// ddr2_test
module ddr2_test
	(
	input  wire          clk,
	input  wire          reset,
	input  wire          writes_en,
	input  wire          reads_en,
	input  wire          calib_done, 
	output reg           ib_re,
	input  wire [31:0]   ib_data,
	input  wire [7:0]    ib_count,  
	input  wire          ib_valid,
	input  wire          ib_empty,
	output reg           ob_we,
	output reg  [31:0]   ob_data,
	input  wire [9:0]    ob_count,
	output reg           p0_rd_en_o, 
	input  wire          p0_rd_empty,
	input  wire [31:0]   p0_rd_data,
	input  wire          p0_cmd_full,
	output reg           p0_cmd_en,
	output reg  [2:0]    p0_cmd_instr,
	output reg  [29:0]   p0_cmd_byte_addr,
	output wire [5:0]    p0_cmd_bl_o, 
	input  wire          p0_wr_full,
	output reg           p0_wr_en,
	output reg  [31:0]   p0_wr_data,
	output wire [3:0]    p0_wr_mask,
	output reg [26:0]		MEMORY_COUNT  
	);
make LEC_CHECK=0 ABC_AREA=1 CAP_MARGIN=20 CELL_PAD_IN_SITES_DETAIL_PLACEMENT=2 CELL_PAD_IN_SITES_GLOBAL_PLACEMENT=1 CORE_ASPECT_RATIO=0.53 CORE_MARGIN=2 CORE_UTILIZATION=40 CTS_CLUSTER_DIAMETER=156 CTS_CLUSTER_SIZE=44 GPL_ROUTABILITY_DRIVEN=1 GPL_TIMING_DRIVEN=0 MAX_ROUTING_LAYER=met4 PLACE_DENSITY_LB_ADDON=0.1 SETUP_SLACK_MARGIN=-0.02 SLEW_MARGIN=20 finish   # period 1.95 ns
run.sh (not shown) runs the stock make flow with config.mk's settings and CLKGATE_MAP_FILE=.
The first run stopped in 4_1_cts (DPL-0033).
Rerun with:
Settings changed: ABC_AREA 1 to default, CELL_PAD_IN_SITES_DETAIL_PLACEMENT 2 to default, CELL_PAD_IN_SITES_GLOBAL_PLACEMENT 1 to default, CORE_ASPECT_RATIO 0.53 to default, CORE_UTILIZATION 40 to 64, CTS_CLUSTER_DIAMETER 156 to default, CTS_CLUSTER_SIZE 44 to default, GPL_ROUTABILITY_DRIVEN 1 to default, GPL_TIMING_DRIVEN 0 to default, MAX_ROUTING_LAYER met4 to default, PLACE_DENSITY_LB_ADDON 0.1 to default, SETUP_SLACK_MARGIN -0.02 to default.
Clock period 1.95 ns to 1.69 ns, I/O delays scaled along.
Effect: The new run died in 4_1_cts with DPL-0038. Die size falls by 40%. Synthesized area falls by 4.9%. Synthesized cell count came out lower by about 22%.
Rerun with:
Settings changed: CORE_UTILIZATION 64 to 40, PLACE_DENSITY from default to 0.6.
Clock period 1.69 ns to 2.43 ns, I/O delays scaled along.
Result:
- This time the run produced a clean layout
- synthesized area does not change
- die size goes up by 58%
- synthesized cell count is unchanged
Rerun with:
Settings changed: CORE_UTILIZATION 40 to 56, PLACE_DENSITY 0.6 to default, SETUP_SLACK_MARGIN from default to -0.13.
Clock period 2.43 ns to 1.35 ns, I/O delays scaled along.
Result: With this change the flow aborted during 5_1_grt, error DPL-0038; die size goes down by 28%; area after synthesis is unchanged; synthesized cell count stays the same.
Rerun with:
Settings changed: SETUP_SLACK_MARGIN -0.13 to 0.35.
The changed run did not get past 4_1_cts on DPL-0033; die size does not change; area after synthesis stays the same; synthesized cell count is unchanged.
Rerun with:
Settings changed: CORE_UTILIZATION 56 to 40, SETUP_SLACK_MARGIN 0.35 to 0.25.
Effect: This time the run completed and failed the layout checks on setup timing; area after synthesis is unchanged; die area rose by about 40%; synthesized cell count stays the same.


Starting RTL as in the previous note.
clock: 1.35 ns
lec_check: 0
cap_margin: 20
core_margin: 2
core_utilization: 58
place_density: 0.6
slew_margin: 20
The starting point did not get past clock tree synthesis (4_1_cts), error DPL-0038.
Rerun with:
- ABC_AREA: default -> 1
- CORE_UTILIZATION: 58 -> 45
- clock period: 1.35 -> 1.07 ns (I/O delays scaled with it)
Outcome: The new run finished but fails on negative setup slack. Area after synthesis rises by about 5%. Synthesized cell count climbs by about 30%. Die size went up by about 34%.
Rerun with:
- CORE_UTILIZATION: 45 -> 60
- CTS_CLUSTER_SIZE: default -> 98
- TNS_END_PERCENT: default -> 20
The new run failed in global routing (5_1_grt) with GRT-0116.
Area after synthesis does not change.
Die size shrinks by 24%.
Synthesized cell count does not change.
Rerun with:
- CORE_UTILIZATION: 60 -> 51
- CTS_CLUSTER_SIZE: 98 -> 99
- SETUP_SLACK_MARGIN: default -> -0.08
- TNS_END_PERCENT: 20 -> default
Effect: This time the run finished but failed the layout checks on negative setup slack; synthesized area is unchanged; synthesized cell count is unchanged; die area rose by 17%.
Rerun with:
- ABC_AREA: 1 -> default
- CORE_UTILIZATION: 51 -> 58
- CTS_CLUSTER_SIZE: 99 -> default
- SETUP_SLACK_MARGIN: -0.08 -> default
- clock period: 1.07 -> 2.05 ns (I/O delays scaled with it)
Effect:
- The new run ran to the end with no violations
- total power goes down by 51%
- design area goes down by 25%
- die area goes down by about 16%
- final cell count goes down by 30%
- clock skew goes down by 0.0035 ns
- synthesized area goes down by 4.9%
- core utilization goes down by 9.4 points
- combinational power goes down by about 70%
- clock power goes down by about 50%
- via count goes down by about 40%
Rerun with:
- CORE_UTILIZATION: 58 -> 70
- CTS_CLUSTER_SIZE: default -> 31
- clock period: 2.05 -> 1.46 ns (I/O delays scaled with it)
After rerunning: This time the run ended with an error in detailed placement (3_5_place_dp) (DPL-0038); die area goes down by 17%; area after synthesis does not change; synthesized cell count stays the same.


indigo:
The RTL this note starts from:
==> flow/design.v <==
`timescale 1ns/1ps
module ddr2_test
	(
	input  wire          clk,
	input  wire          reset,
	input  wire          writes_en,
	input  wire          reads_en,
	input  wire          calib_done, 
	output reg           ib_re,
	input  wire [31:0]   ib_data,
	input  wire [7:0]    ib_count,  
	input  wire          ib_valid,
	input  wire          ib_empty,
	output reg           ob_we,
	output reg  [31:0]   ob_data,
	input  wire [9:0]    ob_count,
	output reg           p0_rd_en_o, 
	input  wire          p0_rd_empty,
	input  wire [31:0]   p0_rd_data,
	input  wire          p0_cmd_full,
	output reg           p0_cmd_en,
	output reg  [2:0]    p0_cmd_instr,
	output reg  [29:0]   p0_cmd_byte_addr,
	output wire [5:0]    p0_cmd_bl_o, 
	input  wire          p0_wr_full,
	output reg           p0_wr_en,
	output reg  [31:0]   p0_wr_data,
	output wire [3:0]    p0_wr_mask,
	output reg [26:0]		MEMORY_COUNT  
	);
localparam FIFO_SIZE      = 1024;
localparam BURST_LEN      = 10;   
wire        rd_fifo_afull;
reg  [29:0] cmd_byte_addr_wr, cmd_byte_addr_rd;
reg  [5:0]  burst_cnt;
reg         write_mode;
reg         read_mode;
reg         reset_d;
assign p0_cmd_bl_o = BURST_LEN - 1;
assign p0_wr_mask = 4'b0000;
always @(posedge clk) write_mode <= writes_en;
always @(posedge clk) read_mode <= reads_en;
always @(posedge clk) reset_d <= reset;
integer state;
localparam s_idle  = 0,
           s_write1 = 10,
           s_write2 = 11,
           s_write3 = 12,
           s_read1 = 20,
           s_read2 = 21,
           s_read3 = 22,
           s_read4 = 23,
			  s_writecmd0 = 30,
			  s_writecmd1 = 31,
			  s_readcmd0 = 40,
			  s_readcmd1 = 41;
always @(posedge clk) begin
	if (reset_d) begin
		state           	<= s_idle;
		burst_cnt       	<= BURST_LEN;
		cmd_byte_addr_wr  <= 0;
		cmd_byte_addr_rd  <= 0;
		p0_cmd_instr 		<= 3'b0;
		p0_cmd_byte_addr 	<= 30'b0;
		MEMORY_COUNT		<= 0;
		p0_cmd_instr 	<= 3'd0;
		p0_cmd_en 		<= 1'b0;
		p0_wr_en 		<= 1'b0;
		p0_rd_en_o 		<= 1'b0;
		ib_re 			<= 1'b0;
		ob_we 			<= 1'b0;
	end else begin
		case (state)
			s_idle: begin
				p0_cmd_en 	<= 1'b0;  
				p0_wr_en 	<= 1'b0;	
				p0_rd_en_o 	<= 1'b0;
				ib_re 		<= 1'b0;
				ob_we 		<= 1'b0;
				burst_cnt <= BURST_LEN;
				if ((p0_cmd_full == 1'b0) && (p0_cmd_en == 1'b0) && calib_done==1 && write_mode==1 && (ib_count >= BURST_LEN) && (MEMORY_COUNT<(27'd0-4*BURST_LEN))) begin
					state <= s_write1;
				end else if ((p0_cmd_full == 1'b0) && (p0_cmd_en == 1'b0) && calib_done==1 && read_mode==1 && (ob_count<(FIFO_SIZE-1-4*BURST_LEN) ) && (MEMORY_COUNT>4*BURST_LEN)) begin
					state <= s_readcmd0;
				end
			end
			s_write1: begin
				p0_wr_en <= 1'b0;					  
				ib_re <= 1'b1;
				state <= s_write2;
			end
			s_write2: begin
				ib_re <= 1'b0;
				if(ib_valid==1) begin
					p0_wr_data <= ib_data;
					burst_cnt <= burst_cnt - 1;
					state <= s_write3;
				end
			end
			s_write3: begin
				if (p0_wr_full == 1'b0) begin
					p0_wr_en   <= 1'b1;
					if (burst_cnt == 6'd0) begin
						state <= s_writecmd0;
						MEMORY_COUNT	  <= MEMORY_COUNT+4*BURST_LEN;
					end else begin
						state 			  <= s_write1;
					end
				end
			end
			s_writecmd0: begin
				p0_wr_en    	  <= 1'b0;
				p0_cmd_byte_addr <= cmd_byte_addr_wr;
				cmd_byte_addr_wr <= cmd_byte_addr_wr + 4*BURST_LEN;  
				p0_cmd_instr     <= 3'b000;
				state 			  <= s_writecmd1;
			end
			s_writecmd1: begin
				p0_cmd_en <= 1'b1;				 
				state <= s_idle;					 
			end
			s_readcmd0: begin
				p0_cmd_instr <= 3'b001;						 	 
				p0_cmd_byte_addr <= cmd_byte_addr_rd; 	 
				state <= s_readcmd1;	
			end
			s_readcmd1: begin
				p0_cmd_en <= 1'b1;					 
				state <= s_read1;	
			end
			s_read1: begin
				p0_cmd_en <= 1'b0;				  
				if (p0_rd_empty==0) begin 		  
					p0_rd_en_o  <= 1'b1;			  
					state <= s_read2;
				end
			end
			s_read2: begin
				ob_data <= p0_rd_data;		 
				p0_rd_en_o  <= 1'b0;					 	 
				state <= s_read3;
			end
			s_read3: begin
				ob_we 		  <= 1'b1;		 
				burst_cnt <= burst_cnt - 1;		 
				state <= s_read4;
			end
			s_read4: begin
				ob_we <= 1'b0;								 
				if ((burst_cnt == 6'd0)) begin 	 
					MEMORY_COUNT <= MEMORY_COUNT - 4*BURST_LEN; 			 
					cmd_byte_addr_rd	<= cmd_byte_addr_rd + 4*BURST_LEN;  
					state <= s_idle;
				end else begin
					state <= s_read1;
				end
			end
		endcase
	end
end
endmodule
clock: 1.99 ns
lec_check: 0
cap_margin: 0
core_margin: 2
core_utilization: 65
cts_cluster_size: 36
setup_slack_margin: -0.05
slew_margin: 20
indigo finished all stages; layout check result: FAIL, due to negative setup slack.
#### Input delta (harbor over indigo)
Settings: a change of CAP_MARGIN from 0 to 30; a change of CORE_UTILIZATION from 65 to 40; a deleted SETUP_SLACK_MARGIN that had been -0.05; a deleted CTS_CLUSTER_SIZE that had been 36; a change of the clock period (ns, I/O delays scaled along) from 1.99 to 3.4.
- harbor ran to completion and came out clean on the timing, design-rule and antenna checks.
- Delta(number of diodes, harbor - indigo) > 0
- Cmp indigo and harbor / effective utilization at floorplan / lower: harbor
- harbor consumes less power than indigo does.
- When harbor is measured against indigo, its non-clock buffer count turns out about 18% lower.
- On pin count of the biggest net entering global routing: harbor sits above indigo.
- Cell area | harbor vs indigo | harbor smaller
- Across both runs, area growth from synthesis to final layout was lower for harbor than for indigo.
- Measured against each other, indigo and harbor differ in post-route setup TNS, the lower figure coming from indigo.
- Compared to indigo, the routing of harbor uses less wire.
Here is what was changed in the inputs of juniper compared with harbor.
Settings: TNS_END_PERCENT now 15, previously not set; CORE_MARGIN now 8, was 2; CTS_CLUSTER_DIAMETER now 297, previously not set; CTS_CLUSTER_SIZE now 39, previously not set; SETUP_SLACK_MARGIN now -0.07, previously not set; ABC_AREA now 1, previously not set; SLEW_MARGIN now 5, was 20; CORE_ASPECT_RATIO now 0.97, previously not set; CELL_PAD_IN_SITES_DETAIL_PLACEMENT now 1, previously not set; GPL_ROUTABILITY_DRIVEN now 0, previously not set; MAX_ROUTING_LAYER now met5, previously not set; GPL_TIMING_DRIVEN now 0, previously not set; CORE_UTILIZATION now 30, was 40.
Findings:
juniper was carried through to the last stage, and its layout satisfied the timing, design-rule and antenna checks.
Compared with harbor, in juniper sequential cell area fraction in the yosys report fell 2.7 points; path depth of the worst reg2reg path fell 1; mux cell area share after synthesis fell 3.5 points; initial antenna violation count fell 1.
The inputs of ember differ from those of juniper as listed below.
Settings: clearing MAX_ROUTING_LAYER, which used to be met5; swapping 5 for 20 in SLEW_MARGIN; clearing ABC_AREA, which used to be 1; swapping 8 for 2 in CORE_MARGIN; clearing TNS_END_PERCENT, which used to be 15; clearing SETUP_SLACK_MARGIN, which used to be -0.07; clearing GPL_ROUTABILITY_DRIVEN, which used to be 0; swapping 30 for 44 in CORE_UTILIZATION; swapping 1 for 2 in CELL_PAD_IN_SITES_DETAIL_PLACEMENT; clearing CORE_ASPECT_RATIO, which used to be 0.97; clearing CTS_CLUSTER_DIAMETER, which used to be 297; swapping 39 for 70 in CTS_CLUSTER_SIZE; clearing GPL_TIMING_DRIVEN, which used to be 0.
--- outcome ---
juniper | stages: all done | timing, DRC, antenna: all pass
clock tree synthesis (4_1_cts): ember exited with error
Between juniper and ember, the flow reports vertical die dimension decreasing by more than 10%.
Higher floorplan core density among juniper and ember: ember
Area of the mapped netlist went down by a few percent going from juniper to ember.
#### Input delta (pepper over ember)
Settings: swapping 30 for 20 in CAP_MARGIN; swapping 44 for 40 in CORE_UTILIZATION; clearing CELL_PAD_IN_SITES_DETAIL_PLACEMENT, which used to be 2; putting SETUP_SLACK_MARGIN at 0.36 where nothing was set; clearing CTS_CLUSTER_SIZE, which used to be 70; swapping 3.4 for 1.35 in the clock period (ns, I/O delays scaled along).
--- outcome ---
pepper finished all stages; layout check result: FAIL, due to negative setup slack.
Reported for ember and pepper, yosys stat chip area turned out identical to the last digit.
Across both runs, standard cell core area was higher for pepper than for ember.
pepper -> ember: post-synthesis compound-gate area fraction flat
Diff ember -> pepper: final weighted congestion in routability-driven placement down 2.3%, number of placed instances with taps included now larger.
For share of synthesized cell area in full adder, half adder and majority cells, pepper and ember come out practically identical.
As far as post-synthesis average cell area is concerned, pepper and ember perform about the same.


RTL: the design.v shown in full above, as it stands there.
Settings: LEC_CHECK=0, CAP_MARGIN=20, CORE_MARGIN=2, CORE_UTILIZATION=51, PLACE_DENSITY=0.6, SLEW_MARGIN=20; clock period 2.43 ns.
The baseline finished clean.
==> next run, changes <==
Settings changed: ABC_AREA set to 1, CTS_CLUSTER_SIZE set to 99, TNS_END_PERCENT set to 10.
Clock period 2.43 ns to 1.07 ns, I/O delays scaled along.
With this change the flow finished but failed the layout checks on setup timing.
Cell area rose by about 28%.
Combinational power rose to 3.1 times its value.
Synthesized area rose by about 5%.
Final cell count rose by 40%.
Via count rose by 38%.
Hold slack gets worse by 0.27 ns.
Utilization rose by 16 points.
Clock-buffer cell count fell by 3.
Setup slack gets worse by 0.84 ns.
Power rose by 130%.
==> next run, changes <==
Settings changed: ABC_AREA 1 to unset, CORE_UTILIZATION 51 to 40, CTS_CLUSTER_SIZE 99 to unset, TNS_END_PERCENT 10 to unset.
Clock period 1.07 ns to 3.0 ns, I/O delays scaled along.
What happened:
- Now the flow finished clean
- power shrinks by 64%
- global-route usage shrinks by 11 points
- area after synthesis shrinks by 4.9%
- critical path depth shrinks by 5
- fmax shrinks by 30%
- cell area shrinks by 22%
- via count shrinks by 30%
- register-to-register slack improves by 1.2 ns
- hold slack improves by 0.26 ns
- synthesized cell count shrinks by 22%
- sequential power shrinks by 64%
==> next run, changes <==
Settings changed: CELL_PAD_IN_SITES_GLOBAL_PLACEMENT set to 1, CORE_ASPECT_RATIO set to 0.5, CORE_MARGIN 2 to 3, CTS_CLUSTER_DIAMETER set to 340, CTS_CLUSTER_SIZE set to 71, PLACE_DENSITY 0.6 to 0.35, SETUP_SLACK_MARGIN set to -0.22, TNS_END_PERCENT set to 5.
Effect: The new run completed with no timing, DRC or antenna violations. Count of clock-buffer cells in the layout goes up by 2. Total power goes down slightly. Combinational power stays flat. Hold slack is better by 0.011 ns. Maximum frequency goes up by a few percent.
==> next run, changes <==
Settings changed: CELL_PAD_IN_SITES_GLOBAL_PLACEMENT 1 to 3, GPL_TIMING_DRIVEN set to 0.
With this change the flow failed in global placement.
Die area does not change.
Synthesized cell count stays the same.
Area after synthesis is unchanged.
Power and IR drop assume default switching activity.
